==> delta: inputs <==
// apollo_top
module apollo_top(
	input clk,
   input rst_n,
	input rs232_rx,	 
	output rs232_tx,	 
	input[7:0] in_ad_data,
	output out_ad_clk,
	output Sftclk,
	output Lchclk,
	output SDout,
	output test1,
	output test2
    );
export LEC_CHECK = 0
export ABC_AREA = 1
export CAP_MARGIN = 20
export CELL_PAD_IN_SITES_DETAIL_PLACEMENT = 2
export CORE_MARGIN = 5
export CORE_UTILIZATION = 52
export CTS_CLUSTER_SIZE = 72
export GPL_TIMING_DRIVEN = 0
export HOLD_SLACK_MARGIN = 0.27
export PLACE_DENSITY_LB_ADDON = 0.25
export SETUP_SLACK_MARGIN = 2.37
export SLEW_MARGIN = 20
create_clock -name core_clock -period 20.0 [get_ports {clk}]
run.sh (not shown) runs the stock make flow with config.mk's settings and CLKGATE_MAP_FILE=.
==> quartz (differences from delta) <==
==> flow/config.mk (replaced) <==
export PLATFORM = sky130hd
export DESIGN_NAME = apollo_top
export DESIGN_NICKNAME = apollo_top
export VERILOG_FILES = /design/flow/design.v
export SDC_FILE = /design/flow/constraint.sdc
export NUM_CORES = 4
export LEC_CHECK = 0
export CAP_MARGIN = 20
export CORE_MARGIN = 2
export CORE_UTILIZATION = 72
export CTS_CLUSTER_SIZE = 51
export PLACE_DENSITY_LB_ADDON = 0.0
export SETUP_SLACK_MARGIN = 1.31
export SLEW_MARGIN = 20
==> flow/constraint.sdc (replaced) <==
create_clock -name core_clock -period 4.41 [get_ports {clk}]
set_input_delay 0.8820 -clock core_clock [delete_from_list [all_inputs] [get_ports {clk}]]
set_output_delay 0.8820 -clock core_clock [all_outputs]
set_load 0.01 [all_outputs]
==> fjord (differences from delta) <==
==> flow/config.mk (replaced) <==
export PLATFORM = sky130hd
export DESIGN_NAME = apollo_top
export DESIGN_NICKNAME = apollo_top
export VERILOG_FILES = /design/flow/design.v
export SDC_FILE = /design/flow/constraint.sdc
export NUM_CORES = 4
export LEC_CHECK = 0
export ABC_AREA = 0
export CAP_MARGIN = 10
export CELL_PAD_IN_SITES_GLOBAL_PLACEMENT = 3
export CORE_ASPECT_RATIO = 1.49
export CORE_MARGIN = 2
export CORE_UTILIZATION = 57
export GPL_TIMING_DRIVEN = 0
export MAX_ROUTING_LAYER = met4
export MIN_ROUTING_LAYER = met2
export PLACE_DENSITY_LB_ADDON = 0.12
export SETUP_SLACK_MARGIN = -0.13
export SLEW_MARGIN = 40
export TNS_END_PERCENT = 60
==> maple (differences from delta) <==
==> flow/config.mk (replaced) <==
export PLATFORM = sky130hd
export DESIGN_NAME = apollo_top
export DESIGN_NICKNAME = apollo_top
export VERILOG_FILES = /design/flow/design.v
export SDC_FILE = /design/flow/constraint.sdc
export NUM_CORES = 4
export LEC_CHECK = 0
export ABC_AREA = 0
export CAP_MARGIN = 20
export CELL_PAD_IN_SITES_DETAIL_PLACEMENT = 2
export CELL_PAD_IN_SITES_GLOBAL_PLACEMENT = 3
export CORE_MARGIN = 5
export CORE_UTILIZATION = 52
export CTS_CLUSTER_SIZE = 50
export GPL_TIMING_DRIVEN = 0
export HOLD_SLACK_MARGIN = 0.27
export MIN_ROUTING_LAYER = met2
export PLACE_DENSITY_LB_ADDON = 0.25
export SETUP_SLACK_MARGIN = 2.37
export SLEW_MARGIN = 30
==> summary of the runs <==
- Between maple and quartz, the lower critical path depth is in maple (gap 2).
- Against maple, the global-route usage of quartz is lower by 30 points.
- maple produced a clean layout. fjord failed in 3_1_place_gp_skip_io with FLW-0024. quartz completed with no timing, DRC or antenna violations. delta aborted during 3_5_place_dp.
- Between maple and quartz, the lower core utilization is in maple (gap 21 points).
- The sequential power of quartz is 4.6 times that of maple.

---

==> 11-09: inputs <==
apollo_top again, from the RTL that the note above started with.
## apollo_top
module apollo_top(
	input clk,
   input rst_n,
	input rs232_rx,	 
	output rs232_tx,	 
	input[7:0] in_ad_data,
	output out_ad_clk,
	output Sftclk,
	output Lchclk,
	output SDout,
	output test1,
	output test2
    );
wire[7:0] tx_in;
wire tx_write;
wire[7:0] rx_out;
wire rx_over;
my_uart	uart(	.clk(clk),
					.rst_n(rst_n),
					.rs232_rx(rs232_rx),
					.rs232_tx(rs232_tx),
					.tx_in(tx_in),
					.tx_write(tx_write),
					.rx_out(rx_out),
					.rx_over(rx_over)
					);
wire[7:0] recv_in;
wire recv_write;
wire recv_en;
wire recv_rst;
wire [7:0] scode;
wire scode_rdy;
wire [7:0] level;
controller controller(	.clk(clk),
								.rst_n(rst_n),
								.rx_out(rx_out),
								.rx_over(rx_over),
								.recv_in(recv_in),
								.recv_write(recv_write),
								.tx_in(tx_in),
								.tx_write(tx_write),
								.recv_ce(recv_en),
								.recv_rst(recv_rst),
								.scode(scode),
								.scode_rdy(scode_rdy),
								.level(level)
								);
segment_driver segment(	.clk(clk),
								.rst_n(rst_n),
								.bin({2'b00, scode}),
								.refresh(scode_rdy),
								.Sftclk(Sftclk),
								.Lchclk(Lchclk),
								.SDout(SDout));
wire[7:0] ad_data_in;
wire ad_data_rdy;
wire recv_rst_n = rst_n & recv_rst;
ad_driver ad_driver(	.clk(clk),
							.ce(recv_en),
							.rst_n(recv_rst_n),
							.din(in_ad_data),
							.clk_out(out_ad_clk),
							.dout(ad_data_in),
							.ready(ad_data_rdy));
receiver receiver(	.clk(clk),
							.ce(recv_en),
							.rst_n(recv_rst_n),
							.level(level),
							.din(ad_data_in),
							.den(ad_data_rdy),
							.dout(recv_in),
							.drdy(recv_write),
							.test1(test1),
							.test2(test2));
endmodule
export LEC_CHECK = 0
export CAP_MARGIN = 10
export CELL_PAD_IN_SITES_GLOBAL_PLACEMENT = 3
export CORE_ASPECT_RATIO = 0.78
export CORE_MARGIN = 2
export CORE_UTILIZATION = 57
export GPL_TIMING_DRIVEN = 1
export MAX_ROUTING_LAYER = met4
export MIN_ROUTING_LAYER = met2
export PLACE_DENSITY_LB_ADDON = 0.12
export SETUP_SLACK_MARGIN = -0.13
export SLEW_MARGIN = 40
create_clock -name core_clock -period 20.0 [get_ports {clk}]
==> inputs of 03-11, as changes to 11-09 <==
==> flow/config.mk (replaced) <==
export PLATFORM = sky130hd
export DESIGN_NAME = apollo_top
export DESIGN_NICKNAME = apollo_top
export VERILOG_FILES = /design/flow/design.v
export SDC_FILE = /design/flow/constraint.sdc
export NUM_CORES = 4
export LEC_CHECK = 0
export CAP_MARGIN = 20
export CORE_MARGIN = 2
export CORE_UTILIZATION = 72
export PLACE_DENSITY_LB_ADDON = 0.0
export SETUP_SLACK_MARGIN = 1.15
export SLEW_MARGIN = 20
==> flow/constraint.sdc (replaced) <==
create_clock -name core_clock -period 4.45 [get_ports {clk}]
set_input_delay 0.8900 -clock core_clock [delete_from_list [all_inputs] [get_ports {clk}]]
set_output_delay 0.8900 -clock core_clock [all_outputs]
set_load 0.01 [all_outputs]
==> results <==
Chip area in the Yosys report: 11-09 57010 µm²; 03-11 57010 µm²
Avg Synthesized Cell Area: 11-09 12.89 µm²; 03-11 12.89 µm²
Chip area: 11-09 102600 µm²; 03-11 81450 µm²
Async SR Flop Fraction: 11-09 98.04%; 03-11 98.04%
Number of placement rows: 11-09 102; 03-11 103
Fp_density: 11-09 57.49%; 03-11 72.40%
Share of the synthesized area in the top cell type: 11-09 58.69%; 03-11 58.69%
Distinct cells, synth: 11-09 92; 03-11 92
Overall die width: 11-09 362.1 µm; 03-11 285.4 µm
Die Y-Extent: 11-09 283.3 µm; 03-11 285.4 µm
Result of the run: 11-09 aborted with a tool error; 03-11 complete, no violations
Stage where the flow stopped: 11-09 3_1_place_gp_skip_io; 03-11 -
Core ar.: 11-09 99160 µm²; 03-11 78740 µm²
Post-Synth XOR/XNOR Area: 11-09 1.705%; 03-11 1.705%
Power is estimated from default activity; no workload was simulated.
